==> design.v <==
module distorter_pipelined_368 #(parameter INT_WIDTH = 4,
                                 FRACT_WIDTH = 12,
                                 DATA_WIDTH = INT_WIDTH + FRACT_WIDTH)
                                (input wire clk_368,
                                 input wire rst_n,
                                 input wire signed [DATA_WIDTH-1 : 0] in_r,
                                 input wire signed [DATA_WIDTH-1 : 0] in_i,
                                 input wire signed [DATA_WIDTH-1 : 0] a10_r,
                                 input wire signed [DATA_WIDTH-1 : 0] a10_i,
                                 input wire signed [DATA_WIDTH-1 : 0] a30_r,
                                 input wire signed [DATA_WIDTH-1 : 0] a30_i,
                                 input wire signed [DATA_WIDTH-1 : 0] a50_r,
                                 input wire signed [DATA_WIDTH-1 : 0] a50_i,
                                 output reg signed [DATA_WIDTH-1 : 0] out_r,
                                 output reg signed [DATA_WIDTH-1 : 0] out_i);
    wire signed [2*DATA_WIDTH-1 : 0] xin_r, xin_i;
    wire signed [DATA_WIDTH-1 : 0] xin_trunc_r, xin_trunc_i;
    wire signed [DATA_WIDTH-1 : 0] abs_squared;
    wire signed [2*DATA_WIDTH-1 : 0] abs_pwr_four;
    wire signed [DATA_WIDTH-1 : 0] abs_pwr_four_trunc;
    wire signed [2*DATA_WIDTH-1 : 0] half_mul1_r;
    wire signed [DATA_WIDTH-1 : 0] half_mul1_trunc_r;
    wire signed [2*DATA_WIDTH-1 : 0] half_mul1_i;
    wire signed [DATA_WIDTH-1 : 0] half_mul1_trunc_i;
    wire signed [DATA_WIDTH-1 : 0] add1_r;
    wire signed [DATA_WIDTH-1 : 0] add1_i;
    wire signed [2*DATA_WIDTH-1 : 0] half_mul2_r;
    wire signed [DATA_WIDTH-1 : 0] half_mul2_trunc_r;
    wire signed [2*DATA_WIDTH-1 : 0] half_mul2_i;
    wire signed [DATA_WIDTH-1 : 0] half_mul2_trunc_i;
    wire signed [DATA_WIDTH-1 : 0] add2_r;
    wire signed [DATA_WIDTH-1 : 0] add2_i;
    wire signed [2*DATA_WIDTH-1 : 0] mul1;
    wire signed [DATA_WIDTH-1 : 0] mul1_trunc;
    wire signed [2*DATA_WIDTH-1 : 0] mul2;
    wire signed [DATA_WIDTH-1 : 0] mul2_trunc;
    wire signed [2*DATA_WIDTH-1 : 0] mul3;
    wire signed [DATA_WIDTH-1 : 0] mul3_trunc;
    wire signed [2*DATA_WIDTH-1 : 0] mul4;
    wire signed [DATA_WIDTH-1 : 0] mul4_trunc;
    reg signed [DATA_WIDTH-1 : 0] in_r_reg1, in_i_reg1, in_r_reg2, in_i_reg2, in_r_reg3, in_i_reg3, in_r_reg4, in_i_reg4;
    wire signed [DATA_WIDTH-1 : 0] out_r_comb, out_i_comb;
    reg signed [DATA_WIDTH-1 : 0] a10_r_reg1, a10_i_reg1, a10_r_reg2, a10_i_reg2, a10_r_reg3, a10_i_reg3;
    reg signed [DATA_WIDTH-1 : 0] a30_r_reg1, a30_i_reg1, a30_r_reg2, a30_i_reg2;
    reg signed [DATA_WIDTH-1 : 0] a50_r_reg1, a50_i_reg1, a50_r_reg2, a50_i_reg2, a50_r_reg3, a50_i_reg3;
    reg signed [DATA_WIDTH-1 : 0] abs_squared_reg;
    reg signed [DATA_WIDTH-1 : 0] half_mul1_trunc_r_reg, half_mul1_trunc_i_reg;
    reg signed [DATA_WIDTH-1 : 0] abs_pwr_four_trunc_reg;
    reg signed [DATA_WIDTH-1 : 0] add1_r_reg, add1_i_reg;
    reg signed [DATA_WIDTH-1 : 0] half_mul2_trunc_r_reg, half_mul2_trunc_i_reg;
    reg signed [DATA_WIDTH-1 : 0] add2_r_reg;
    reg signed [DATA_WIDTH-1 : 0] add2_i_reg;
    reg signed [DATA_WIDTH-1 : 0] in_r_reg5, in_i_reg5;
    always@(posedge clk_368 or negedge rst_n)
    begin
        if (!rst_n)
        begin
            in_r_reg1              <= 'd0;
            in_i_reg1              <= 'd0;
            in_r_reg2              <= 'd0;
            in_i_reg2              <= 'd0;
            in_r_reg3              <= 'd0;
            in_i_reg3              <= 'd0;
            in_r_reg4              <= 'd0;
            in_i_reg4              <= 'd0;
            out_r                  <= 'd0;
            out_i                  <= 'd0;
            a10_r_reg1             <= 'd0;
            a10_i_reg1             <= 'd0;
            a10_r_reg2             <= 'd0;
            a10_i_reg2             <= 'd0;
            a10_r_reg3             <= 'd0;
            a10_i_reg3             <= 'd0;
            a30_r_reg1             <= 'd0;
            a30_i_reg1             <= 'd0;
            a30_r_reg2             <= 'd0;
            a30_i_reg2             <= 'd0;
            a50_r_reg1             <= 'd0;
            a50_i_reg1             <= 'd0;
            a50_r_reg2             <= 'd0;
            a50_i_reg2             <= 'd0;
            a50_r_reg3             <= 'd0;
            a50_i_reg3             <= 'd0;
            abs_squared_reg        <= 'd0;
            half_mul1_trunc_r_reg  <= 'd0;
            half_mul1_trunc_i_reg  <= 'd0;
            abs_pwr_four_trunc_reg <= 'd0;
            add1_r_reg             <= 'd0;
            add1_i_reg             <= 'd0;
            half_mul2_trunc_r_reg  <= 'd0;
            half_mul2_trunc_i_reg  <= 'd0;
            add2_r_reg             <= 'd0;
            add2_i_reg             <= 'd0;
            in_r_reg5              <= 'd0;
            in_i_reg5              <= 'd0;
        end
        else
        begin
            in_r_reg1              <= in_r;
            in_i_reg1              <= in_i;
            in_r_reg2              <= in_r_reg1;
            in_i_reg2              <= in_i_reg1;
            in_r_reg3              <= in_r_reg2;
            in_i_reg3              <= in_i_reg2;
            in_r_reg4              <= in_r_reg3;
            in_i_reg4              <= in_i_reg3;
            out_r                  <= out_r_comb;
            out_i                  <= out_i_comb;
            a10_r_reg1             <= a10_r;
            a10_i_reg1             <= a10_i;
            a10_r_reg2             <= a10_r_reg1;
            a10_i_reg2             <= a10_i_reg1;
            a10_r_reg3             <= a10_r_reg2;
            a10_i_reg3             <= a10_i_reg2;
            a30_r_reg1             <= a30_r;
            a30_i_reg1             <= a30_i;
            a30_r_reg2             <= a30_r_reg1;
            a30_i_reg2             <= a30_i_reg1;
            a50_r_reg1             <= a50_r;
            a50_i_reg1             <= a50_i;
            a50_r_reg2             <= a50_r_reg1;
            a50_i_reg2             <= a50_i_reg1;
            a50_r_reg3             <= a50_r_reg2;
            a50_i_reg3             <= a50_i_reg2;
            abs_squared_reg        <= abs_squared;
            half_mul1_trunc_r_reg  <= half_mul1_trunc_r;
            half_mul1_trunc_i_reg  <= half_mul1_trunc_i;
            abs_pwr_four_trunc_reg <= abs_pwr_four_trunc;
            add1_r_reg             <= add1_r;
            add1_i_reg             <= add1_i;
            half_mul2_trunc_r_reg  <= half_mul2_trunc_r;
            half_mul2_trunc_i_reg  <= half_mul2_trunc_i;
            add2_r_reg             <= add2_r;
            add2_i_reg             <= add2_i;
            in_r_reg5              <= in_r_reg4;
            in_i_reg5              <= in_i_reg4;
        end
    end
    assign xin_r       = in_r_reg1 * in_r_reg1;
    assign xin_trunc_r = xin_r >> (FRACT_WIDTH);
    assign xin_i       = in_i_reg1 * in_i_reg1;
    assign xin_trunc_i = xin_i >> (FRACT_WIDTH);
    assign abs_squared = xin_trunc_r + xin_trunc_i;
    assign abs_pwr_four       = abs_squared_reg * abs_squared_reg;
    assign abs_pwr_four_trunc = abs_pwr_four >> (FRACT_WIDTH);
    assign half_mul1_r       = abs_squared_reg * a30_r_reg2;
    assign half_mul1_trunc_r = half_mul1_r >> (FRACT_WIDTH);
    assign half_mul1_i       = abs_squared_reg * a30_i_reg2;
    assign half_mul1_trunc_i = half_mul1_i >> (FRACT_WIDTH);
    assign add1_r = half_mul1_trunc_r_reg + a10_r_reg3;
    assign add1_i = half_mul1_trunc_i_reg + a10_i_reg3;
    assign half_mul2_r       = abs_pwr_four_trunc_reg * a50_r_reg3;
    assign half_mul2_trunc_r = half_mul2_r >> (FRACT_WIDTH);
    assign half_mul2_i       = abs_pwr_four_trunc_reg * a50_i_reg3;
    assign half_mul2_trunc_i = half_mul2_i >> (FRACT_WIDTH);
    assign add2_r = half_mul2_trunc_r_reg + add1_r_reg;
    assign add2_i = half_mul2_trunc_i_reg + add1_i_reg;
    assign mul1       = add2_r_reg * in_r_reg5;
    assign mul1_trunc = mul1 >> (FRACT_WIDTH);
    assign mul2       = add2_i_reg * in_i_reg5;
    assign mul2_trunc = mul2 >> (FRACT_WIDTH);
    assign mul3       = add2_r_reg * in_i_reg5;
    assign mul3_trunc = mul3 >> (FRACT_WIDTH);
    assign mul4       = add2_i_reg * in_r_reg5;
    assign mul4_trunc = mul4 >> (FRACT_WIDTH);
    assign out_r_comb = mul1_trunc - mul2_trunc;
    assign out_i_comb = mul3_trunc + mul4_trunc;
endmodule
==> run.sh <==
#!/bin/bash
# the make line also repeats each setting of config.mk as NAME=value (left out here)
make -C /OpenROAD-flow-scripts/flow DESIGN_CONFIG=/design/flow/config.mk WORK_HOME=/design/flow/orfs CLKGATE_MAP_FILE= finish
==> config.mk <==
export PLATFORM = sky130hd
export DESIGN_NAME = distorter_pipelined_368
export DESIGN_NICKNAME = distorter_pipelined_368
export VERILOG_FILES = /design/flow/design.v
export SDC_FILE = /design/flow/constraint.sdc
export NUM_CORES = 4
export LEC_CHECK = 0
export ABC_AREA = 1
export CAP_MARGIN = 20
export CORE_MARGIN = 2
export CORE_UTILIZATION = 72
export CTS_CLUSTER_SIZE = 99
export PLACE_DENSITY = 0.39
export SLEW_MARGIN = 20
export TNS_END_PERCENT = 10
==> constraint.sdc <==
create_clock -name core_clock -period 5.73 [get_ports {clk_368}]
set_input_delay 1.1460 -clock core_clock [delete_from_list [all_inputs] [get_ports {clk_368}]]
set_output_delay 1.1460 -clock core_clock [all_outputs]
set_load 0.01 [all_outputs]
==> run summary, run 1 <==
run results: layout net count ~18000, startpoint-to-endpoint class of the critical path reg -> reg, Worst Setup SP in_i_reg1[3], number of primary I/O pins approximately 160, dominant cells by area after synthesis sky130_fd_sc_hd__fa_1 (42%), sky130_fd_sc_hd__inv_1 (14%), sky130_fd_sc_hd__dfrtp_1 (13%), detailed-router iteration count before antenna repair 8, Slew Viols, Final 0, critical-path maximum fanout 4, mux share 0%, DRC viols 0, post-synthesis share of cell area spent on xor and xnor gates 3.39%, CP peak stage delay 0.79 ns, number of clock sinks 608, CP Depth 32, reasons for failing final setup timing, clock tree from TritonCTS yes, number of cells on the worst reg-to-reg path 32, Post-synth regs 608, Setup Total Neg Slack -45.79 ns, category of the worst setup path capture point flip-flop, Via density 5.66, master of the slowest instance on the critical path sky130_fd_sc_hd__fa_1, total placed cells including tap cells 16770, count of warning messages emitted by the tools around 57, number of flops mapped to enable cells by yosys 0, count of buffering cells on the critical path with inverters included 9, Chip Height roughly 400 um, gate family responsible for the most delay along the worst path adder cells, Root Buffer sky130_fd_sc_hd__clkbuf_16, fraction of the yosys area taken by sequential cells 13.2%, Min-Delay Path Depth 0, destination of the worst register-to-register timing path abs_squared_reg[11], final worst path period need around 7.3 ns, insertion delay to the later sink of the worst-skew pair about 0.74 ns, average wire length per cell after detail routing approximately 21 um, die x size 405 um, Setup crit end abs_squared_reg[11], First DRT Iteration DRCs 9010, Clock H-tree levels 3, Synth area leader sky130_fd_sc_hd__fa_1, number of setup violations in the final report approximately 83, area of the synthesized netlist per yosys stat roughly 0.12 mm2, global-route wire length before repair ~560000 um, antenna violations before repair 22, Area leader share between 40% and 50%, count of instantiated cells in the yosys netlist about 13000, dominant register cell sky130_fd_sc_hd__dfrtp_1, Std-Cell Rows about 150, Worst EP required approximately 6.3 ns, Simple Share, Synth a little under an eighth, buffers from clock root to sink, at most 3, worst flop-to-flop path startpoint in_i_reg1[3], critical hold path startpoint a50_r_reg1[12], and-or/or-and share of the synthesized area 3.66%, Adders+Majority by Area around 53%, hold crit path type reg -> reg, relative max-transition margin between 20% and 30%, number of max-capacitance violations reported 0, share of synthesized registers carrying an async set or reset approximately 100%, most common cell in the netlist sky130_fd_sc_hd__inv_1, maximum number of pins on one net before global-route repair roughly 130, post-synthesis cell count approximately 13000, measured slew at the worst slew-check pin ~1.1 ns, Yosys warnings 1, post-cts hold-fix buffer tally 0, gpl congestion roughly 0.99, sum of net half-perimeters after detailed placement roughly 280000 um, Die Size ~0.16 mm2, number of clock buffers inserted by TritonCTS ~73, number of I/O port buffers around 160, highest clock frequency the design can meet 138 MHz, RSZ-0062 raised after global routing true, worst path setup slack after routing -1.54 ns, number of vias in the routed layout 96457, Yosys cell types between 50 and 60, maximum clock skew at final layout 0.0441 ns, Total Routed Length about 360000 um, post-detailed-route count of antenna-violating nets 0, most repeated library cell on the critical path sky130_fd_sc_hd__fa_1, setup slack on the worst flop-to-flop path -1.54 ns, post-synthesis instance area ~0.12 mm2, WHS Endpoint a50_r_reg2[12], Area Growth Syn to Fin 20.6%, Floorplan Utilization between 70% and 80%, Final Hold Fails 0, share of the cycle needed by the critical path after routing 127%, startpoint type of the worst setup path flip-flop, number of nets at floorplan ~17000, arrival time of the worst setup path around 7.9 ns, vias in the first global route roughly 110k, Clk pin slew, worst setup/hold paths approximately 0.070 ns, status complete, but fails checks, average cell area after synthesis 8.60 um2, total track usage 44.3%, Synth logic family adder cells, most used standard cells in the synthesized netlist sky130_fd_sc_hd__inv_1 (4207), sky130_fd_sc_hd__nand2_1 (3029), sky130_fd_sc_hd__fa_1 (2448), sky130_fd_sc_hd__ha_1 (936), sky130_fd_sc_hd__dfrtp_1 (608), overall overflow remaining after global route 0, number of cells in the finished layout apart from fillers between 15000 and 20000, Floorplan Core Area 0.160 mm2
-- final cells by class --
| type | instances | area, um2 |
|---|---|---|
| sequential | 608 | 15300 |
| multi-input combinational | 8131 | 86600 |
| inverter | 4214 | 15800 |
| clock buffer | 92 | 2030 |
| antenna | 14 | 35.0 |
| fill | 8206 | 20600 |
| tap | 2086 | 2610 |
| clock inverter | 41 | 524 |
| timing repair buffer | 1854 | 16600 |
-- layer usage --
| metal | vias to the layer above | track usage [%] | wire [um] |
|---|---|---|---|
| li1 | 40831 | - | - |
| met1 | 47607 | 51.5 | 119000 |
| met2 | 5847 | 70.8 | 169000 |
| met3 | 2148 | 11.9 | 39500 |
| met4 | 24 | 33.0 | 34700 |
| met5 | - | 0 | 158 |
-- per-stage QoR --
stage / cell area (um2) / utilization, % / setup WS, ns / hold slack (ns)
after floorplan: 116000 / - / -0.692 / 0.331
after global placement: 132000 / 82.4 / -1.14 / 0.331
after detailed placement: 132000 / 82.4 / -1.31 / 0.335
after CTS: 137000 / 85.5 / -1.01 / 0.338
after global routing: 139000 / 87.1 / -1.81 / 0.344
final: 139000 / 87.1 / -1.54 / 0.338
-- what timing repair did --
item	in CTS	in global routing
pin swaps	180	181
cloned	0	10
resized	413	444
setup endpoints to repair	95	117
buffers inserted	72	61
==> inputs of run 2 (changes only) <==
- ABC_AREA: 1 -> default
- CAP_MARGIN: 20 -> 10
- CTS_CLUSTER_SIZE: 99 -> default
- HOLD_SLACK_MARGIN: default -> -0.05
- PLACE_DENSITY: 0.39 -> default
- SETUP_SLACK_MARGIN: default -> 0.86
- TNS_END_PERCENT: 10 -> default
- clock period: 5.73 -> 7.17 ns (I/O delays scaled with it)
==> run summary, run 2 <==
run results: startpoint type of the worst setup path flip-flop, relative max-transition margin approximately 29%, Min-Delay Path Depth 0, number of setup violations in the final report 16, Area Growth Syn to Fin 15.1%, Adders+Majority by Area between 50% and 60%, count of warning messages emitted by the tools between 50 and 60, status complete, but fails checks, RSZ-0062 raised after global routing true, post-route cell area 0.127 mm2, setup slack on the worst flop-to-flop path -0.46 ns, antenna violations before repair 9, Chip Height approximately 400 um, final worst path period need approximately 7.6 ns, dominant cells by area after synthesis sky130_fd_sc_hd__fa_1 (44%), sky130_fd_sc_hd__dfrtp_1 (14%), sky130_fd_sc_hd__ha_1 (11%), Floorplan Utilization 72.6%, number of cells on the worst reg-to-reg path 33, master of the slowest instance on the critical path sky130_fd_sc_hd__fa_1, average cell area after synthesis between 9 and 10 um2, Simple Share, Synth 12.8%, worst flop-to-flop path startpoint in_i_reg5[4], dominant register cell sky130_fd_sc_hd__dfrtp_1, share of synthesized registers carrying an async set or reset about 100%, Yosys cell types roughly 74, maximum number of pins on one net before global-route repair 184, most common cell in the netlist sky130_fd_sc_hd__inv_1, Std-Cell Rows around 140, Final Hold Fails 0, CP Depth 33, Worst Setup SP in_i_reg5[4], Root Buffer sky130_fd_sc_hd__clkbuf_16, fraction of the yosys area taken by sequential cells between 10% and 20%, most repeated library cell on the critical path sky130_fd_sc_hd__fa_1, buffers from clock root to sink, at most 3, count of buffering cells on the critical path with inverters included 11, worst path setup slack after routing -0.464 ns, insertion delay to the later sink of the worst-skew pair around 0.75 ns, overall overflow remaining after global route 0, vias in the first global route roughly 89000, Clock H-tree levels 3, Post-synth regs about 600, number of max-capacitance violations reported 0, post-detailed-route count of antenna-violating nets 0, gate family responsible for the most delay along the worst path adder cells, Slew Viols, Final 0, number of clock sinks between 600 and 700, post-synthesis cell count 11323, arrival time of the worst setup path about 8.3 ns, count of instantiated cells in the yosys netlist 11323, Synth logic family adder cells, number of cells in the finished layout apart from fillers ~14000, detailed-router iteration count before antenna repair 9, First DRT Iteration DRCs between 5000 and 6000, hold crit path type reg -> reg, Setup crit end out_r[11], critical-path maximum fanout 8, Worst EP required 7.80 ns, post-cts hold-fix buffer tally 0, gpl congestion 0.943, layout net count between 15000 and 20000, number of I/O port buffers about 160, Area leader share 44.4%, WHS Endpoint in_i_reg5[10], most used standard cells in the synthesized netlist sky130_fd_sc_hd__inv_1 (3006), sky130_fd_sc_hd__fa_1 (2448), sky130_fd_sc_hd__nand2_1 (1353), sky130_fd_sc_hd__and2_1 (965), sky130_fd_sc_hd__ha_1 (936), Die Size approximately 0.16 mm2, Clk pin slew, worst setup/hold paths 0.08 ns, number of clock buffers inserted by TritonCTS around 75, critical hold path startpoint in_i_reg4[10], number of primary I/O pins 162, total track usage 38.8%, Yosys warnings 1, startpoint-to-endpoint class of the critical path reg -> reg, sum of net half-perimeters after detailed placement roughly 230000 um, global-route wire length before repair about 470000 um, average wire length per cell after detail routing just over 20 um, maximum clock skew at final layout between 0.04 and 0.05 ns, Total Routed Length about 290000 um, reasons for failing final setup timing, highest clock frequency the design can meet approximately 130 MHz, share of the cycle needed by the critical path after routing 106%, number of flops mapped to enable cells by yosys 0, CP peak stage delay 0.54 ns, measured slew at the worst slew-check pin about 1.1 ns, Floorplan Core Area approximately 0.15 mm2, area of the synthesized netlist per yosys stat about 0.11 mm2, post-synthesis instance area roughly 0.11 mm2, Synth area leader sky130_fd_sc_hd__fa_1, Via density 5.60, destination of the worst register-to-register timing path out_r[11], total placed cells including tap cells ~14000, number of vias in the routed layout 79273, WHS 0.322 ns, mux share less than 1%, post-synthesis share of cell area spent on xor and xnor gates 3.48%, number of nets at floorplan ~15000, and-or/or-and share of the synthesized area 3.25%, instance area at placement 0.120 mm2, category of the worst setup path capture point flip-flop, clock tree from TritonCTS yes, die x size ~400 um, DRC viols 0
==> run 2: final cells by class <==
class	count	area, um2
fillers	8861	25000
well taps	2030	2540
clock buffers	94	2070
inverters	3010	11300
repair buffers	1088	10100
clock inverters	44	547
multi-input cells	7285	85300
diodes	4	10.0
flip-flops and latches	608	15300
==> run 2: routing by layer <==
layer	track usage, %	vias to the layer above	part of all wire, %
li1	-	34163	-
met1	51.1	40803	37
met2	63.0	3433	48
met3	6.93	870	8.4
met4	18.9	4	6.0
met5	0	-	0.011
==> run 2: per-stage QoR <==
step | setup slack (ns) | TNS [ns] | utilization (%)
6_report | -0.464 | -4.31 | 83.6
5_1_grt | -0.668 | -8.88 | 83.6
4_1_cts | -0.199 | -1.01 | 82.1
3_5_place_dp | -0.502 | -3.89 | 78.6
3_3_place_gp | -0.256 | -1.43 | 78.6
2_1_floorplan | 0.315 | 0 | -
==> run 2: timing repair <==
item	in CTS	in global routing
endpoints found under the setup margin	78	85
cloned	5	1
hold endpoints to repair	0	0
buffers inserted	102	97
resized	409	388
pin swaps	214	251
==> inputs of run 3 (changes only) <==
- HOLD_SLACK_MARGIN: -0.05 -> default
- SETUP_SLACK_MARGIN: 0.86 -> 0.97
- clock period: 7.17 -> 7.34 ns (I/O delays scaled with it)
==> run summary, run 3 <==
run results: Chip Height between 300 and 400 um, Root Buffer sky130_fd_sc_hd__clkbuf_16, Final Hold Fails 0, post-synthesis cell count 11323, maximum number of pins on one net before global-route repair 160, maximum clock skew at final layout around 0.072 ns, number of max-capacitance violations reported 0, Die Size between 0.15 and 0.2 mm2, die x size just under 400 um, total placed cells including tap cells between 10000 and 15000, measured slew at the worst slew-check pin around 0.95 ns, Worst Setup SP add2_i_reg[7], First DRT Iteration DRCs 5915, startpoint-to-endpoint class of the critical path reg -> reg, Min-Delay Path Depth 0, number of primary I/O pins roughly 160, number of nets at floorplan between 10000 and 15000, Synth logic family adder cells, dominant cells by area after synthesis sky130_fd_sc_hd__fa_1 (44%), sky130_fd_sc_hd__dfrtp_1 (14%), sky130_fd_sc_hd__ha_1 (11%), Via density ~5.6, status complete, but fails checks, relative max-transition margin between 30 and 40%, critical-path maximum fanout 5, share of the cycle needed by the critical path after routing 101%, Yosys warnings 1, DRC viols 0, number of cells on the worst reg-to-reg path 30, post-cts hold-fix buffer tally 0, Floorplan Core Area 0.152 mm2, final worst path period need around 7.4 ns, number of vias in the routed layout 78517, startpoint type of the worst setup path flip-flop, Floorplan Utilization about 73%, global-route wire length before repair 462000 um, overall overflow remaining after global route 0, Area leader share about 44%, most used standard cells in the synthesized netlist sky130_fd_sc_hd__inv_1 (3006), sky130_fd_sc_hd__fa_1 (2448), sky130_fd_sc_hd__nand2_1 (1353), sky130_fd_sc_hd__and2_1 (965), sky130_fd_sc_hd__ha_1 (936), Synth area leader sky130_fd_sc_hd__fa_1, clock tree from TritonCTS yes, detailed-router iteration count before antenna repair 6, Adders+Majority by Area 55.0%, average cell area after synthesis 9.76 um2, number of clock sinks between 600 and 700, RSZ-0062 raised after global routing true, number of I/O port buffers 161, arrival time of the worst setup path about 8 ns, post-detailed-route count of antenna-violating nets 0, post-synthesis instance area approximately 0.11 mm2, Area Growth Syn to Fin 13.5%, number of clock buffers inserted by TritonCTS roughly 74, Worst EP required 7.89 ns, vias in the first global route approximately 87000, and-or/or-and share of the synthesized area 3.25%, Simple Share, Synth 12.8%, number of cells in the finished layout apart from fillers 13907, category of the worst setup path capture point flip-flop, Clk pin slew, worst setup/hold paths roughly 0.07 ns, gpl congestion around 0.9, hold crit path type reg -> reg, CP peak stage delay around 0.56 ns, count of warning messages emitted by the tools roughly 50, sum of net half-perimeters after detailed placement roughly 220000 um, number of setup violations in the final report 5, Post-synth regs between 600 and 700, highest clock frequency the design can meet about 130 MHz, antenna violations before repair 16, count of instantiated cells in the yosys netlist between 10000 and 15000, reasons for failing final setup timing, Std-Cell Rows 143, number of flops mapped to enable cells by yosys 0, setup slack on the worst flop-to-flop path -0.10 ns, Post-Place Worst Slack -0.201 ns, Clock H-tree levels 3, destination of the worst register-to-register timing path out_i[15], Total Routed Length 291000 um, master of the slowest instance on the critical path sky130_fd_sc_hd__fa_1, layout net count roughly 15000, insertion delay to the later sink of the worst-skew pair 0.74 ns, worst path setup slack after routing -0.103 ns, total track usage 38.2%, dominant register cell sky130_fd_sc_hd__dfrtp_1, Slew Viols, Final 0, post-synthesis share of cell area spent on xor and xnor gates around 3.5%, fraction of the yosys area taken by sequential cells 13.8%, share of synthesized registers carrying an async set or reset 100%, worst flop-to-flop path startpoint add2_i_reg[7], gate family responsible for the most delay along the worst path adder cells, count of buffering cells on the critical path with inverters included 6, area of the synthesized netlist per yosys stat around 0.11 mm2, Setup crit end out_i[15], buffers from clock root to sink, at most 3, CP Depth 30, WHS Endpoint a50_r_reg3[12], most common cell in the netlist sky130_fd_sc_hd__inv_1, mux share less than 1%, critical hold path startpoint a50_r_reg2[12], average wire length per cell after detail routing approximately 21 um, Yosys cell types 74
## run 3: metrics by stage
stage | area (um2) | hold slack [ns] | utilization [%] | TNS [ns]
final | 125000 | 0.340 | 82.5 | -0.226
after floorplan | 111000 | 0.331 | - | 0
after global routing | 125000 | 0.341 | 82.5 | -2.31
after global placement | 117000 | 0.331 | 77.2 | 0
after detailed placement | 117000 | 0.335 | 77.2 | -0.706
after CTS | 123000 | 0.341 | 80.6 | 0
## run 3: metal layers
layer	wire, um	global-route usage, %
met1	108000	51.4
met2	141000	62.0
met3	25900	6.63
met4	14900	16.2
met5	59	0
## run 3: repair_timing
| item | CTS | global route |
|---|---|---|
| buffers inserted | 126 | 114 |
| gates cloned | 8 | 5 |
| endpoints found under the hold margin | 0 | 0 |
| pin swaps | 198 | 233 |
| gates resized | 322 | 422 |
| setup endpoints to repair | 79 | 77 |
## run 3: layout make-up
class / count / area [um2]
inverters: 3010 / 11300
fillers: 8989 / 26700
well taps: 2030 / 2540
repair buffers: 831 / 8150
clock buffers: 90 / 2040
flip-flops and latches: 608 / 15300
multi-input cells: 7285 / 85400
clock inverters: 48 / 636
diodes: 5 / 12.5
==> inputs of run 4 (changes only) <==
- ABC_AREA: default -> 1
- CAP_MARGIN: 10 -> 20
- CORE_UTILIZATION: 72 -> 62
- CTS_CLUSTER_SIZE: default -> 99
- SETUP_SLACK_MARGIN: 0.97 -> default
- TNS_END_PERCENT: default -> 10
- clock period: 7.34 -> 4.06 ns (I/O delays scaled with it)
==> run summary, run 4 <==
run results: sum of net half-perimeters after detailed placement 268000 um, number of I/O port buffers roughly 160, number of clock buffers inserted by TritonCTS ~73, buffers from clock root to sink, at most 3, routed wl met2 between 150000 and 200000 um, destination of the worst register-to-register timing path abs_squared_reg[11], Die Size 0.190 mm2, highest clock frequency the design can meet approximately 140 MHz, Worst EP required approximately 4.6 ns, hold crit path type in -> async, Post-synth regs around 610, Floorplan Core Area ~0.19 mm2, RSZ-0062 raised after global routing true, DRC viols 0, Worst Setup SP in_r_reg1[10], clock tree from TritonCTS yes, post-route met1 wirelength ~120000 um, category of the worst setup path capture point flip-flop, gate family responsible for the most delay along the worst path adder cells, Post-Place Worst Slack -3.15 ns, global-route wire length before repair ~520000 um, dominant cells by area after synthesis sky130_fd_sc_hd__fa_1 (42%), sky130_fd_sc_hd__inv_1 (14%), sky130_fd_sc_hd__dfrtp_1 (13%), maximum clock skew at final layout ~0.046 ns, CP peak stage delay roughly 0.54 ns, Yosys cell types roughly 56, average cell area after synthesis between 8 and 9 um2, total track usage a little over a third, Final Hold Fails 0, final worst path period need 7.03 ns, count of instantiated cells in the yosys netlist approximately 13000, and-or/or-and share of the synthesized area 3.66%, measured slew at the worst slew-check pin ~0.94 ns, Clock H-tree levels 3, layout net count between 15000 and 20000, max layer used met4, number of nets at floorplan ~17000, Root Buffer sky130_fd_sc_hd__clkbuf_16, Chip Height between 400 and 500 um, Area leader share 42.4%, most used standard cells in the synthesized netlist sky130_fd_sc_hd__inv_1 (4207), sky130_fd_sc_hd__nand2_1 (3029), sky130_fd_sc_hd__fa_1 (2448), sky130_fd_sc_hd__ha_1 (936), sky130_fd_sc_hd__dfrtp_1 (608), count of buffering cells on the critical path with inverters included 7, relative max-transition margin approximately 37%, number of vias in the routed layout between 90000 and 100k, post-synthesis instance area around 0.12 mm2, vias in the first global route a little over 100k, Std-Cell Rows about 160, die x size 436 um, number of cells on the worst reg-to-reg path 31, post-detailed-route count of antenna-violating nets 0, post-synthesis cell count between 10000 and 15000, post-cts hold-fix buffer tally 0, setup slack on the worst flop-to-flop path -2.97 ns, Simple Share, Synth a little under an eighth, fraction of the yosys area taken by sequential cells between 10% and 20%, Total Routed Length around 320000 um, overall overflow remaining after global route 0, WHS around 0.095 ns, Synth logic family adder cells, maximum number of pins on one net before global-route repair between 80 and 90, share of the cycle needed by the critical path after routing 173%, average wire length per cell after detail routing between 15 and 20 um, number of max-capacitance violations reported 0, worst flop-to-flop path startpoint in_r_reg1[10], First DRT Iteration DRCs between 6000 and 7000, startpoint-to-endpoint class of the critical path reg -> reg, number of clock sinks 608, master of the slowest instance on the critical path sky130_fd_sc_hd__fa_2, Via density roughly 5.1, number of setup violations in the final report around 130, critical-path maximum fanout 8, Setup crit end abs_squared_reg[11], antenna violations before repair 3, gpl congestion a little under 1, Slew Viols, Final 0, number of flops mapped to enable cells by yosys 0, share of synthesized registers carrying an async set or reset roughly 100%, startpoint type of the worst setup path flip-flop, number of fillers in the final layout 13322, Area Growth Syn to Fin 23.2%, detailed-router iteration count before antenna repair 8, arrival time of the worst setup path roughly 7.6 ns, mux share 0%, post-synthesis share of cell area spent on xor and xnor gates approximately 3.4%, Setup Total Neg Slack -227.65 ns, area of the synthesized netlist per yosys stat between 0.1 and 0.15 mm2, status complete, but fails checks, WL met3 20100 um, Adders+Majority by Area a little over half, count of warning messages emitted by the tools around 42, Floorplan Utilization about 62%, worst path setup slack after routing -2.97 ns, reasons for failing final setup timing, Clk pin slew, worst setup/hold paths roughly 0.07 ns, number of primary I/O pins about 160, Yosys warnings 1, most common cell in the netlist sky130_fd_sc_hd__inv_1, Synth area leader sky130_fd_sc_hd__fa_1, dominant register cell sky130_fd_sc_hd__dfrtp_1, CP Depth 31, insertion delay to the later sink of the worst-skew pair roughly 0.7 ns
[run 4: final cells by class]
class                      instances  area, um2  area share (%)
inverter                        4214      15800            11.1
antenna                            2       5.00         0.00351
clock inverter                    46        598           0.420
sequential                       608      15300            10.7
timing repair buffer            2209      19400            13.6
clock buffer                      87       1940            1.36
tap                             2480       3100            2.18
multi-input combinational       8131      86400            60.6
[run 4: per-stage QoR]
step / area [um2] / instances / util (%)
6_report: 143000 / 17777 / 76.9
2_1_floorplan: 117000 / 13442 / -
5_1_grt: 143000 / 17776 / 76.9
3_5_place_dp: 136000 / 17528 / 73.2
3_3_place_gp: 136000 / 17528 / 73.2
4_1_cts: 141000 / 17749 / 76.2
[run 4: metal layers]
layer	track usage [%]	up-vias
met1	45.1	45879
met2	59.5	3059
met5	0	-
li1	-	41527
met3	4.45	767
met4	15.4	0
[run 4: what timing repair did]
action / 4_1_cts / 5_1_grt
resized: 492 / 220
cloned: 3 / 0
endpoints found under the setup margin: 128 / 128
pin swaps: 239 / 166
setup buffers: 87 / 35
==> inputs of run 5 (changes only) <==
- CAP_MARGIN: 20 -> 5
- CELL_PAD_IN_SITES_GLOBAL_PLACEMENT: default -> 1
- CORE_ASPECT_RATIO: default -> 0.75
- CORE_MARGIN: 2 -> 5
- CORE_UTILIZATION: 62 -> 46
- CTS_CLUSTER_DIAMETER: default -> 139
- CTS_CLUSTER_SIZE: 99 -> default
- GPL_TIMING_DRIVEN: default -> 0
- HOLD_SLACK_MARGIN: default -> 0.1
- MAX_ROUTING_LAYER: default -> met4
- MIN_ROUTING_LAYER: default -> met1
- SETUP_SLACK_MARGIN: default -> -0.06
- SLEW_MARGIN: 20 -> 40
- TNS_END_PERCENT: 10 -> 5
- clock period: 4.06 -> 15.4 ns (I/O delays scaled with it)
==> run summary, run 5 <==
run results: detailed-router iteration count before antenna repair 6, number of max-capacitance violations reported 0, total track usage 30.3%, most repeated library cell on the critical path sky130_fd_sc_hd__fa_1, First DRT Iteration DRCs a little under 7000, count of instantiated cells in the yosys netlist 13442, arrival time of the worst setup path 10.16 ns, most used standard cells in the synthesized netlist sky130_fd_sc_hd__inv_1 (4207), sky130_fd_sc_hd__nand2_1 (3029), sky130_fd_sc_hd__fa_1 (2448), sky130_fd_sc_hd__ha_1 (936), sky130_fd_sc_hd__dfrtp_1 (608), Total Routed Length approximately 380000 um, die x size ~600 um, Clock H-tree levels 3, DRC viols 0, Yosys warnings 1, insertion delay to the later sink of the worst-skew pair between 0.7 and 0.8 ns, global-route wire length before repair 573000 um, count of instances resized after the clock tree is built 0, worst flop-to-flop path startpoint in_r_reg5[1], maximum number of pins on one net before global-route repair 116, number of clock buffers inserted by TritonCTS about 70, maximum clock skew at final layout 0.109 ns, hold crit path type reg -> reg, Setup crit end out_r[15], Clk pin slew, worst setup/hold paths roughly 0.07 ns, Post-synth regs roughly 610, area of the synthesized netlist per yosys stat approximately 0.12 mm2, Adders+Majority by Area between 50 and 60%, count of buffering cells on the critical path with inverters included 7, count of warning messages emitted by the tools around 45, Floorplan Utilization 46.2%, destination of the worst register-to-register timing path out_r[15], Worst EP required ~16 ns, and-or/or-and share of the synthesized area under 10%, share of the cycle needed by the critical path after routing about 63%, measured slew at the worst slew-check pin roughly 1 ns, Area leader share ~42%, average cell area after synthesis between 8 and 9 um2, utilization after layout 49.7%, layout net count around 17000, relative max-transition margin between 30% and 40%, Std-Cell Rows around 160, average wire length per cell after detail routing 22.0 um, post-cts hold-fix buffer tally 0, antenna violations before repair 18, post-synthesis share of cell area spent on xor and xnor gates roughly 3.4%, Min-Delay Path Depth 0, final worst path period need around 9.7 ns, startpoint-to-endpoint class of the critical path reg -> reg, sum of net half-perimeters after detailed placement around 320000 um, dominant register cell sky130_fd_sc_hd__dfrtp_1, Floorplan Core Area 0.250 mm2, post-detailed-route count of antenna-violating nets 0, status complete, no violations, gate family responsible for the most delay along the worst path adder cells, number of I/O port buffers around 160, Final Hold Fails 0, critical-path maximum fanout 10, number of fillers in the final layout 24539, Worst Setup SP in_r_reg5[1], number of setup violations in the final report 0, buffers from clock root to sink, at most 3, number of primary I/O pins about 160, number of flops mapped to enable cells by yosys 0, number of nets at floorplan about 17000, number of vias in the routed layout around 86000, highest clock frequency the design can meet roughly 100 MHz, Slew Viols, Final 0, Post-Place Worst Slack between 5 and 6 ns, CP Depth 30, Area Growth Syn to Fin 7.59%, overall overflow remaining after global route 0, worst path setup slack after routing about 5.7 ns, Via density 5.02, dominant cells by area after synthesis sky130_fd_sc_hd__fa_1 (42%), sky130_fd_sc_hd__inv_1 (14%), sky130_fd_sc_hd__dfrtp_1 (13%), gpl congestion just under 1, Simple Share, Synth a little under an eighth, Chip Height 444 um, Synth area leader sky130_fd_sc_hd__fa_1, buffers inserted by post-CTS timing repair 0, share of synthesized registers carrying an async set or reset about 100%, most common cell in the netlist sky130_fd_sc_hd__inv_1, fraction of the yosys area taken by sequential cells about an eighth, critical hold path startpoint a50_r_reg1[4], post-synthesis cell count 13442, WHS Endpoint a50_r_reg2[4], Root Buffer sky130_fd_sc_hd__clkbuf_16, number of cells on the worst reg-to-reg path 30, number of clock sinks roughly 610, RSZ-0062 raised after global routing false, setup slack on the worst flop-to-flop path 5.74 ns, Die Size roughly 0.26 mm2, Synth logic family adder cells, vias in the first global route roughly 90000, WHS a little over 0.3 ns, startpoint type of the worst setup path flip-flop, master of the slowest instance on the critical path sky130_fd_sc_hd__buf_1, clock tree from TritonCTS yes, Setup Total Neg Slack 0 ns, CP peak stage delay approximately 0.73 ns, category of the worst setup path capture point flip-flop, post-synthesis instance area 0.116 mm2, mux share 0%, Yosys cell types between 50 and 60
[run 5: metal layers]
metal / GRT usage [%] / vias to the layer above / share of wire, %
met4: 6.86 / 0 / 2.7
met2: 43.8 / 2781 / 43
li1: - / 38497 / -
met3: 5.27 / 331 / 8.2
met1: 44.7 / 43926 / 46
met5: - / - / 0
[run 5: through the flow]
step	std cells	cell area, um2
floorplan	13442	116000
global placement	16903	121000
detailed placement	16911	122000
CTS	17036	124000
global route	17042	124000
finish	17052	124000
[run 5: cell type report]
type,count,area [um2],area share [%]
multi-input combinational,8131,82700,66.5
clock inverter,46,800,0.643
timing repair buffer,172,1830,1.47
sequential,608,15200,12.2
buffer,489,2050,1.65
antenna,13,32.5,0.0261
inverter,4214,15800,12.7
clock buffer,79,1820,1.46
tap,3300,4130,3.32
==> inputs of run 6 (changes only) <==
- CAP_MARGIN: 5 -> 20
- CELL_PAD_IN_SITES_GLOBAL_PLACEMENT: 1 -> default
- CORE_ASPECT_RATIO: 0.75 -> default
- CORE_MARGIN: 5 -> 2
- CORE_UTILIZATION: 46 -> 62
- CTS_CLUSTER_DIAMETER: 139 -> default
- GPL_TIMING_DRIVEN: 0 -> default
- HOLD_SLACK_MARGIN: 0.1 -> default
- MAX_ROUTING_LAYER: met4 -> default
- MIN_ROUTING_LAYER: met1 -> default
- SETUP_SLACK_MARGIN: -0.06 -> 0.08
- SLEW_MARGIN: 40 -> 20
- TNS_END_PERCENT: 5 -> default
- clock period: 15.4 -> 3.62 ns (I/O delays scaled with it)
==> run summary, run 6 <==
run results: measured slew at the worst slew-check pin roughly 0.89 ns, arrival time of the worst setup path 7.49 ns, share of the cycle needed by the critical path after routing 190%, Yosys warnings 1, number of cells in the finished layout apart from fillers 17759, Floorplan Utilization approximately 62%, WHS Endpoint a10_i_reg2[5], insertion delay to the later sink of the worst-skew pair around 0.73 ns, maximum number of pins on one net before global-route repair 89, critical-path maximum fanout 6, sum of net half-perimeters after detailed placement 276000 um, average wire length per cell after detail routing ~18 um, total placed cells including tap cells between 15000 and 20000, Area Growth Syn to Fin 24.7%, Min-Delay Path Depth 0, Std-Cell Rows around 160, post-synthesis share of cell area spent on xor and xnor gates ~3.4%, global-route wire length before repair approximately 530000 um, gpl congestion 0.960, Adders+Majority by Area a little over half, number of nets at floorplan ~17000, maximum clock skew at final layout 0.0478 ns, hold crit path type reg -> reg, and-or/or-and share of the synthesized area about 3.7%, number of vias in the routed layout approximately 90000, Worst EP required approximately 4.2 ns, Setup crit end out_r[15], clock tree from TritonCTS yes, worst path setup slack after routing -3.26 ns, RSZ-0062 raised after global routing true, number of clock sinks 608, fraction of the yosys area taken by sequential cells a little over an eighth, Clk pin slew, worst setup/hold paths 0.07 ns, First DRT Iteration DRCs 6241, number of flops mapped to enable cells by yosys 0, detailed-router iteration count before antenna repair 8, worst flop-to-flop path startpoint add2_i_reg[9], status complete, but fails checks, Post-synth regs about 600, antenna violations before repair 17, Worst Setup SP add2_i_reg[9], mux share 0%, vias in the first global route ~100k, count of instantiated cells in the yosys netlist ~13000, overall overflow remaining after global route 0, setup slack on the worst flop-to-flop path -3.26 ns, post-synthesis cell count roughly 13000, most common cell in the netlist sky130_fd_sc_hd__inv_1, number of primary I/O pins 162, Root Buffer sky130_fd_sc_hd__clkbuf_16, startpoint-to-endpoint class of the critical path reg -> reg, Floorplan Core Area 0.185 mm2, highest clock frequency the design can meet roughly 150 MHz, number of max-capacitance violations reported 0, total track usage 35.3%, post-route cell area ~0.14 mm2, Simple Share, Synth about an eighth, post-detailed-route count of antenna-violating nets 0, critical hold path startpoint a10_i_reg1[5], Chip Height 436 um, area of the synthesized netlist per yosys stat around 0.12 mm2, average cell area after synthesis ~8.6 um2, Final Hold Fails 0, number of I/O port buffers around 160, dominant cells by area after synthesis sky130_fd_sc_hd__fa_1 (42%), sky130_fd_sc_hd__inv_1 (14%), sky130_fd_sc_hd__dfrtp_1 (13%), CP Depth 31, DRC viols 0, CP peak stage delay 0.55 ns, count of buffering cells on the critical path with inverters included 7, number of fillers in the final layout 12993, relative max-transition margin between 40% and 50%, Slew Viols, Final 0, final worst path period need ~6.9 ns, instance area at placement roughly 0.14 mm2, share of synthesized registers carrying an async set or reset 100%, most used standard cells in the synthesized netlist sky130_fd_sc_hd__inv_1 (4207), sky130_fd_sc_hd__nand2_1 (3029), sky130_fd_sc_hd__fa_1 (2448), sky130_fd_sc_hd__ha_1 (936), sky130_fd_sc_hd__dfrtp_1 (608), dominant register cell sky130_fd_sc_hd__dfrtp_1, gate family responsible for the most delay along the worst path adder cells, Die Size about 0.19 mm2, post-synthesis instance area about 0.12 mm2, die x size around 440 um, number of cells on the worst reg-to-reg path 31, count of warning messages emitted by the tools roughly 43, reasons for failing final setup timing, layout net count 18728, Yosys cell types approximately 56, master of the slowest instance on the critical path sky130_fd_sc_hd__fa_1, number of setup violations in the final report between 100 and 150, Via density between 5 and 6, Synth logic family adder cells, destination of the worst register-to-register timing path out_r[15], number of clock buffers inserted by TritonCTS 72, Total Routed Length approximately 330000 um, category of the worst setup path capture point flip-flop, Area leader share between 40% and 50%, startpoint type of the worst setup path flip-flop, buffers from clock root to sink, at most 3, Clock H-tree levels 3, Synth area leader sky130_fd_sc_hd__fa_1
[run 6: per-layer routing]
metal	global-route usage [%]	up-vias	wire length, um
li1	-	41497	-
met1	44.2	46129	124000
met2	61.0	3064	164000
met3	5.35	819	21500
met4	15.7	12	16900
met5	0	-	93
[run 6: layout make-up]
type,count,area [um2],area share [%]
flip-flops and latches,608,15300,10.6
clock inverters,38,454,0.315
repair buffers,2187,19500,13.5
well taps,2480,3100,2.15
clock buffers,94,2080,1.44
inverters,4214,15800,11.0
diodes,7,17.5,0.0121
multi-input cells,8131,88000,61.0
[run 6: metrics by stage]
| stage | hold slack [ns] | util, % | TNS, ns | worst slack, ns |
|---|---|---|---|---|
| floorplan | 0.331 | - | -209.54 | -2.79 |
| global placement | 0.331 | 74.5 | -285.58 | -3.23 |
| detailed placement | 0.335 | 74.5 | -294.60 | -3.36 |
| CTS | 0.299 | 76.7 | -284.27 | -3.12 |
| global route | 0.312 | 77.8 | -311.89 | -3.58 |
| finish | 0.310 | 77.8 | -284.92 | -3.26 |
[run 6: repair_timing]
item | in CTS | in global routing
pin swaps | 131 | 239
hold endpoints to repair | 23 | 0
gates cloned | 1 | 5
hold buffers | 1 | 0
buffers inserted | 55 | 43
resized | 254 | 372
endpoints found under the setup margin | 128 | 128
==> inputs of run 7 (changes only) <==
- CELL_PAD_IN_SITES_GLOBAL_PLACEMENT: default -> 1
- CORE_ASPECT_RATIO: default -> 0.78
- CORE_UTILIZATION: 62 -> 61
- MIN_ROUTING_LAYER: default -> met1
- PLACE_DENSITY: default -> 0.64
- SETUP_SLACK_MARGIN: 0.08 -> 0.38
- TNS_END_PERCENT: default -> 5
- clock period: 3.62 -> 3.38 ns (I/O delays scaled with it)
==> run summary, run 7 <==
run results: status complete, but fails checks, reasons for failing final setup timing, number of clock buffers inserted by TritonCTS about 67, Worst EP required just under 4 ns, worst path setup slack after routing -3.56 ns, hold crit path type in -> async, category of the worst setup path capture point flip-flop, Floorplan Core Area between 0.15 and 0.2 mm2, dominant cells by area after synthesis sky130_fd_sc_hd__fa_1 (42%), sky130_fd_sc_hd__inv_1 (14%), sky130_fd_sc_hd__dfrtp_1 (13%), share of synthesized registers carrying an async set or reset 100%, mux share 0%, antenna violations before repair 15, Yosys warnings 1, average wire length per cell after detail routing around 18 um, clock tree from TritonCTS yes, maximum clock skew at final layout ~0.036 ns, worst flop-to-flop path startpoint in_i_reg5[5], count of instantiated cells in the yosys netlist around 13000, Clk pin slew, worst setup/hold paths approximately 0.060 ns, number of nets at floorplan between 15000 and 20000, startpoint-to-endpoint class of the critical path reg -> reg, Synth logic family adder cells, instance area at placement about 0.14 mm2, number of setup violations in the final report ~130, number of cells in the finished layout apart from fillers 17826, Adders+Majority by Area a little over half, total track usage between 30% and 40%, relative max-transition margin 45.1%, post-synthesis instance area approximately 0.12 mm2, maximum number of pins on one net before global-route repair ~80, Simple Share, Synth a little under an eighth, post-route cell area roughly 0.14 mm2, master of the slowest instance on the critical path sky130_fd_sc_hd__fa_1, startpoint type of the worst setup path flip-flop, critical-path maximum fanout 20, Area Growth Syn to Fin 23.4%, most repeated library cell on the critical path sky130_fd_sc_hd__fa_1, global-route wire length before repair 534000 um, overall overflow remaining after global route 0, number of vias in the routed layout around 90000, most common cell in the netlist sky130_fd_sc_hd__inv_1, Clock H-tree levels 3, sum of net half-perimeters after detailed placement approximately 280000 um, area of the synthesized netlist per yosys stat 0.116 mm2, post-synthesis share of cell area spent on xor and xnor gates between 3 and 4%, number of max-capacitance violations reported 0, dominant register cell sky130_fd_sc_hd__dfrtp_1, Area leader share a little over two fifths, number of primary I/O pins about 160, average cell area after synthesis approximately 8.6 um2, Post-Place Worst Slack -3.75 ns, and-or/or-and share of the synthesized area about 3.7%, RSZ-0062 raised after global routing true, Worst Setup SP in_i_reg5[5], most used standard cells in the synthesized netlist sky130_fd_sc_hd__inv_1 (4207), sky130_fd_sc_hd__nand2_1 (3029), sky130_fd_sc_hd__fa_1 (2448), sky130_fd_sc_hd__ha_1 (936), sky130_fd_sc_hd__dfrtp_1 (608), Chip Height 389 um, Floorplan Utilization ~61%, Die Size just under 0.2 mm2, number of cells on the worst reg-to-reg path 34, fraction of the yosys area taken by sequential cells 13.2%, highest clock frequency the design can meet between 100 and 150 MHz, layout net count 18783, final worst path period need ~6.9 ns, Via density 5.13, Setup crit end out_r[15], CP peak stage delay between 0.5 and 0.6 ns, number of I/O port buffers approximately 160, Total Routed Length roughly 330000 um, First DRT Iteration DRCs 7039, die x size 497 um, detailed-router iteration count before antenna repair 8, Std-Cell Rows approximately 140, count of buffering cells on the critical path with inverters included 10, count of warning messages emitted by the tools between 40 and 50, Synth area leader sky130_fd_sc_hd__fa_1, arrival time of the worst setup path 7.51 ns, Post-synth regs just over 600, setup slack on the worst flop-to-flop path -3.56 ns, post-synthesis cell count 13442, destination of the worst register-to-register timing path out_r[15], share of the cycle needed by the critical path after routing 205%, gpl congestion ~0.97, CP Depth 34, Final Hold Fails 0, number of flops mapped to enable cells by yosys 0, Slew Viols, Final 0, total placed cells including tap cells between 15000 and 20000, measured slew at the worst slew-check pin a little over 0.8 ns, post-cts hold-fix buffer tally 0, Yosys cell types 56, insertion delay to the later sink of the worst-skew pair ~0.69 ns, post-detailed-route count of antenna-violating nets 0, number of clock sinks between 600 and 700, WHS about 0.046 ns, gate family responsible for the most delay along the worst path adder cells, DRC viols 0, Root Buffer sky130_fd_sc_hd__clkbuf_16, vias in the first global route 100351, buffers from clock root to sink, at most 3
## run 7: what timing repair did
action / CTS / global route
setup buffers: 50 / 31
gates resized: 392 / 330
endpoints found under the setup margin: 128 / 129
pin swaps: 149 / 152
cloned: 2 / 0
## run 7: through the flow
stage / util (%) / TNS (ns)
after global routing: 75.5 / -352.17
after global placement: 72.1 / -336.64
final: 75.5 / -322.31
after floorplan: - / -279.30
after detailed placement: 72.1 / -341.92
after CTS: 74.6 / -321.56
## run 7: metal layers
metal,part of all wire [%],global-route usage (%),routed length (um)
met1,42,49.5,136000
met2,46,55.6,150000
met3,9.0,7.54,29700
met4,3.7,11.2,12200
met5,0,0,0
## run 7: final cells by class
cell class,count,area (um2)
Tap cell,2502,3130
Sequential cell,608,15300
Timing Repair Buffer,2247,19700
Inverter,4214,15800
Fill cell,13814,46200
Clock buffer,87,1880
Clock inverter,35,435
Antenna cell,2,5.00
Multi-Input combinational cell,8131,86400
==> inputs of run 8 (changes only) <==
- CELL_PAD_IN_SITES_DETAIL_PLACEMENT: default -> 1
- CORE_ASPECT_RATIO: 0.78 -> 0.81
- CORE_UTILIZATION: 61 -> 40
- CTS_CLUSTER_DIAMETER: default -> 283
- GPL_ROUTABILITY_DRIVEN: default -> 1
- GPL_TIMING_DRIVEN: default -> 0
- HOLD_SLACK_MARGIN: default -> 0.07
- MAX_ROUTING_LAYER: default -> met4
- MIN_ROUTING_LAYER: met1 -> met2
- PLACE_DENSITY: 0.64 -> default
- PLACE_DENSITY_LB_ADDON: default -> 0.01
- SETUP_SLACK_MARGIN: 0.38 -> -0.79
- SLEW_MARGIN: 20 -> 35
- TNS_END_PERCENT: 5 -> default
- clock period: 3.38 -> 9.0 ns (I/O delays scaled with it)
==> run summary, run 8 <==
run results: status complete, but fails checks, reasons for failing final setup timing, insertion delay to the later sink of the worst-skew pair between 0.7 and 0.8 ns, number of setup violations in the final report 10, count of warning messages emitted by the tools 37, worst path setup slack after routing -0.444 ns, and-or/or-and share of the synthesized area 3.66%, GRT met1 Usage 0%, post-synthesis cell count ~13000, buffers from clock root to sink, at most 3, destination of the worst register-to-register timing path abs_squared_reg[15], count of instantiated cells in the yosys netlist between 10000 and 15000, Yosys warnings 1, WHS 0.310 ns, clock tree from TritonCTS yes, gpl congestion roughly 1.0, Clk pin slew, worst setup/hold paths ~0.090 ns, post-detailed-route count of antenna-violating nets 0, die x size between 600 and 700 um, Worst EP required 9.68 ns, Std-Cell Rows 177, Root Buffer sky130_fd_sc_hd__clkbuf_16, final worst path period need around 9.4 ns, Die Size a little under 0.3 mm2, met3 track demand over resource in global routing between 60% and 70%, Yosys cell types roughly 56, maximum clock skew at final layout slightly below 0.09 ns, most used standard cells in the synthesized netlist sky130_fd_sc_hd__inv_1 (4207), sky130_fd_sc_hd__nand2_1 (3029), sky130_fd_sc_hd__fa_1 (2448), sky130_fd_sc_hd__ha_1 (936), sky130_fd_sc_hd__dfrtp_1 (608), fraction of the yosys area taken by sequential cells roughly an eighth, most common cell in the netlist sky130_fd_sc_hd__inv_1, WHS Endpoint in_r_reg5[5], number of clock sinks slightly above 600, Via density 6.75, number of I/O port buffers about 160, Post-synth regs between 600 and 700, Adders+Majority by Area between 50% and 60%, instance area at placement 0.122 mm2, vias in the first global route ~150k, Area leader share a little over two fifths, Logic area between 0.08 and 0.09 mm2, Total Routed Length 439000 um, DRC viols 0, Min-Delay Path Depth 0, number of nets at floorplan between 15000 and 20000, relative max-transition margin 25.9%, number of clock buffers inserted by TritonCTS just over 70, Synth area leader sky130_fd_sc_hd__fa_1, setup slack on the worst flop-to-flop path -0.44 ns, number of max-capacitance violations reported 0, highest clock frequency the design can meet roughly 110 MHz, critical-path maximum fanout 10, overall overflow remaining after global route 0, average wire length per cell after detail routing 24.8 um, Area Growth Syn to Fin 8.57%, mux share 0%, startpoint-to-endpoint class of the critical path reg -> reg, post-synthesis share of cell area spent on xor and xnor gates about 3.4%, category of the worst setup path capture point flip-flop, maximum number of pins on one net before global-route repair between 80 and 90, gate family responsible for the most delay along the worst path adder cells, dominant register cell sky130_fd_sc_hd__dfrtp_1, total track usage around 48%, sum of net half-perimeters after detailed placement 362000 um, global-route wire length before repair 656000 um, number of cells on the worst reg-to-reg path 34, worst flop-to-flop path startpoint in_r_reg1[3], number of vias in the routed layout 119403, routing layer with the top usage in global route met3, utilization after layout a little over two fifths, hold crit path type reg -> reg, post-cts hold-fix buffer tally 0, Setup crit end abs_squared_reg[15], buffers inserted by post-CTS timing repair 0, count of buffering cells on the critical path with inverters included 8, critical hold path startpoint in_r_reg4[5], Final Hold Fails 0, CP Depth 34, measured slew at the worst slew-check pin 1.11 ns, area of the synthesized netlist per yosys stat around 0.12 mm2, First DRT Iteration DRCs between 15000 and 20000, post-synthesis instance area 0.116 mm2, Slew Viols, Final 0, share of synthesized registers carrying an async set or reset ~100%, Clock H-tree levels 3, startpoint type of the worst setup path flip-flop, Chip Height slightly below 500 um, number of fillers in the final layout 34271, detailed-router iteration count before antenna repair 19, layout net count between 15000 and 20000, Worst Setup SP in_r_reg1[3], Floorplan Core Area approximately 0.29 mm2, share of the cycle needed by the critical path after routing 105%, Simple Share, Synth a little under an eighth, post-route cell area 0.126 mm2, master of the slowest instance on the critical path sky130_fd_sc_hd__clkbuf_1, total area of sequential cells about 0.015 mm2, number of flops mapped to enable cells by yosys 0, number of primary I/O pins approximately 160, Synth logic family adder cells, arrival time of the worst setup path between 10 and 15 ns, dominant cells by area after synthesis sky130_fd_sc_hd__fa_1 (42%), sky130_fd_sc_hd__inv_1 (14%), sky130_fd_sc_hd__dfrtp_1 (13%), Floorplan Utilization 40.2%, most repeated library cell on the critical path sky130_fd_sc_hd__nand2_1, antenna violations before repair 13, met2 Track Usage GR between 50% and 60%, average cell area after synthesis about 8.6 um2, CP peak stage delay roughly 0.62 ns
run 8: metrics by stage:
stage	setup WS, ns	instances	setup TNS (ns)
after floorplan	2.11	13442	0
final	-0.444	17692	-2.43
after detailed placement	-1.08	17461	-9.78
after global routing	-0.769	17621	-8.95
after CTS	-0.787	17589	-5.27
after global placement	-21.36	17451	-
run 8: cell type report:
| type | count | share of cell area [%] |
|---|---|---|
| multi-input combinational | 8131 | 66.0 |
| inverter | 4214 | 12.6 |
| sequential | 608 | 12.1 |
| tap | 3848 | 3.83 |
| buffer | 463 | 1.63 |
| clock buffer | 93 | 1.59 |
| timing repair buffer | 178 | 1.55 |
| clock inverter | 37 | 0.415 |
| antenna | 120 | 0.239 |
run 8: routing by layer:
metal	wire length [um]	share of wire, %
met5	0	0
met4	34500	7.9
met3	194000	44
met2	210000	48
met1	0	0
run 8: timing repair:
| action | CTS | global route |
|---|---|---|
| pin swaps | 0 | 0 |
| gates cloned | 0 | 0 |
| setup endpoints to repair | 2 | 23 |
| gates resized | 1 | 62 |
==> inputs of run 9 (changes only) <==
- ABC_AREA: 1 -> default
- CELL_PAD_IN_SITES_DETAIL_PLACEMENT: 1 -> default
- CELL_PAD_IN_SITES_GLOBAL_PLACEMENT: 1 -> 2
- CORE_ASPECT_RATIO: 0.81 -> default
- CORE_UTILIZATION: 40 -> 37
- CTS_CLUSTER_DIAMETER: 283 -> default
- GPL_ROUTABILITY_DRIVEN: 1 -> 0
- GPL_TIMING_DRIVEN: 0 -> default
- HOLD_SLACK_MARGIN: 0.07 -> default
- MAX_ROUTING_LAYER: met4 -> met5
- PLACE_DENSITY_LB_ADDON: 0.01 -> 0.06
- SETUP_SLACK_MARGIN: -0.79 -> -0.22
- SLEW_MARGIN: 35 -> 20
- clock period: 9.0 -> 11.0 ns (I/O delays scaled with it)
==> run summary, run 9 <==
run results: relative max-transition margin approximately a quarter, post-detailed-route count of antenna-violating nets 0, post-cts hold-fix buffer tally 0, number of primary I/O pins around 160, fraction of the yosys area taken by sequential cells 13.8%, status complete, no violations, number of I/O port buffers approximately 160, Clock H-tree levels 3, Area leader share 44.4%, post-synthesis share of cell area spent on xor and xnor gates 3.48%, Min-Delay Path Depth 0, WHS Endpoint in_r_reg3[12], Std-Cell Rows roughly 200, Adders+Majority by Area a little over half, Yosys cell types 74, Floorplan Core Area 0.297 mm2, Yosys warnings 1, number of fillers in the final layout 29665, Final Hold Fails 0, insertion delay to the later sink of the worst-skew pair between 0.8 and 0.9 ns, total track usage between 30% and 40%, highest clock frequency the design can meet between 100 and 150 MHz, Die Size about 0.30 mm2, maximum clock skew at final layout roughly 0.093 ns, die x size 550 um, Floorplan Utilization approximately 37%, most used standard cells in the synthesized netlist sky130_fd_sc_hd__inv_1 (3006), sky130_fd_sc_hd__fa_1 (2448), sky130_fd_sc_hd__nand2_1 (1353), sky130_fd_sc_hd__and2_1 (965), sky130_fd_sc_hd__ha_1 (936), number of clock buffers inserted by TritonCTS 85, average wire length per cell after detail routing ~21 um, Root Buffer sky130_fd_sc_hd__clkbuf_16, RSZ-0062 raised after global routing false, setup slack on the worst flop-to-flop path 1.88 ns, CP Depth 28, post-synthesis instance area roughly 0.11 mm2, Logic area around 0.082 mm2, startpoint-to-endpoint class of the critical path reg -> reg, master of the slowest instance on the critical path sky130_fd_sc_hd__dfrtp_2, dominant register cell sky130_fd_sc_hd__dfrtp_1, Worst Setup SP in_i_reg5[1], category of the worst setup path capture point flip-flop, Chip Height around 550 um, number of setup violations in the final report 0, number of max-capacitance violations reported 0, detailed-router iteration count before antenna repair 8, area of the synthesized netlist per yosys stat between 0.1 and 0.15 mm2, dominant cells by area after synthesis sky130_fd_sc_hd__fa_1 (44%), sky130_fd_sc_hd__dfrtp_1 (14%), sky130_fd_sc_hd__ha_1 (11%), Setup Total Neg Slack 0 ns, post-route cell area 0.120 mm2, Slew Viols, Final 0, total area of sequential cells about 0.015 mm2, maximum number of pins on one net before global-route repair about 150, gate family responsible for the most delay along the worst path adder cells, worst path setup slack after routing ~1.9 ns, most repeated library cell on the critical path sky130_fd_sc_hd__fa_1, number of cells on the worst reg-to-reg path 28, Synth area leader sky130_fd_sc_hd__fa_1, mux share 0.0396%, startpoint type of the worst setup path flip-flop, share of the cycle needed by the critical path after routing between 80% and 90%, vias in the first global route approximately 120k, Area Growth Syn to Fin 8.44%, count of instances resized after the clock tree is built 0, buffers from clock root to sink, at most 4, buffers inserted by post-CTS timing repair 0, most common cell in the netlist sky130_fd_sc_hd__inv_1, count of instantiated cells in the yosys netlist between 10000 and 15000, Synth logic family adder cells, number of clock sinks slightly above 600, measured slew at the worst slew-check pin 1.09 ns, Setup crit end out_r[15], DRC viols 0, sum of net half-perimeters after detailed placement 252000 um, arrival time of the worst setup path between 9 and 10 ns, number of cells in the finished layout apart from fillers ~15000, layout net count around 15000, critical hold path startpoint in_r_reg2[12], critical-path maximum fanout 31, average cell area after synthesis between 9 and 10 um2, Via density 6.40, Worst EP required between 10 and 15 ns, Post-synth regs about 610, Simple Share, Synth between 10% and 20%, First DRT Iteration DRCs 9690, share of synthesized registers carrying an async set or reset 100%, number of vias in the routed layout a little under 100k, destination of the worst register-to-register timing path out_r[15], worst flop-to-flop path startpoint in_i_reg5[1], antenna violations before repair 16, Clk pin slew, worst setup/hold paths around 0.06 ns, Post-Place Worst Slack 1.67 ns, global-route wire length before repair ~500000 um, hold crit path type reg -> reg, total placed cells including tap cells approximately 15000, instance area at placement about 0.12 mm2, count of warning messages emitted by the tools just under 50, number of flops mapped to enable cells by yosys 0, clock tree from TritonCTS yes, CP peak stage delay ~0.83 ns, Total Routed Length about 320000 um, post-synthesis cell count 11323, number of nets at floorplan 14837, and-or/or-and share of the synthesized area under 10%, count of buffering cells on the critical path with inverters included 4, final worst path period need ~9.1 ns, overall overflow remaining after global route 0
[run 9: layout make-up]
| type | instances | share of cell area, % |
|---|---|---|
| multi-input cells | 7285 | 68.8 |
| flip-flops and latches | 608 | 12.7 |
| inverters | 3010 | 9.43 |
| well taps | 3939 | 4.11 |
| repair buffers | 312 | 2.37 |
| clock buffers | 97 | 1.88 |
| clock inverters | 55 | 0.563 |
| diodes | 66 | 0.138 |
[run 9: layer usage]
metal  global-route usage (%)  share of wire, %
met3                     46.7                42
met2                     38.6                53
met4                     3.61               4.7
met1                        -                 0
met5                     4.32              0.32
[run 9: stage by stage]
stage               hold slack, ns  utilization, %
floorplan                    0.331               -
global placement             0.333            39.3
detailed placement           0.335            39.3
CTS                          0.295            40.3
global route                 0.310            40.3
finish                       0.319            40.3
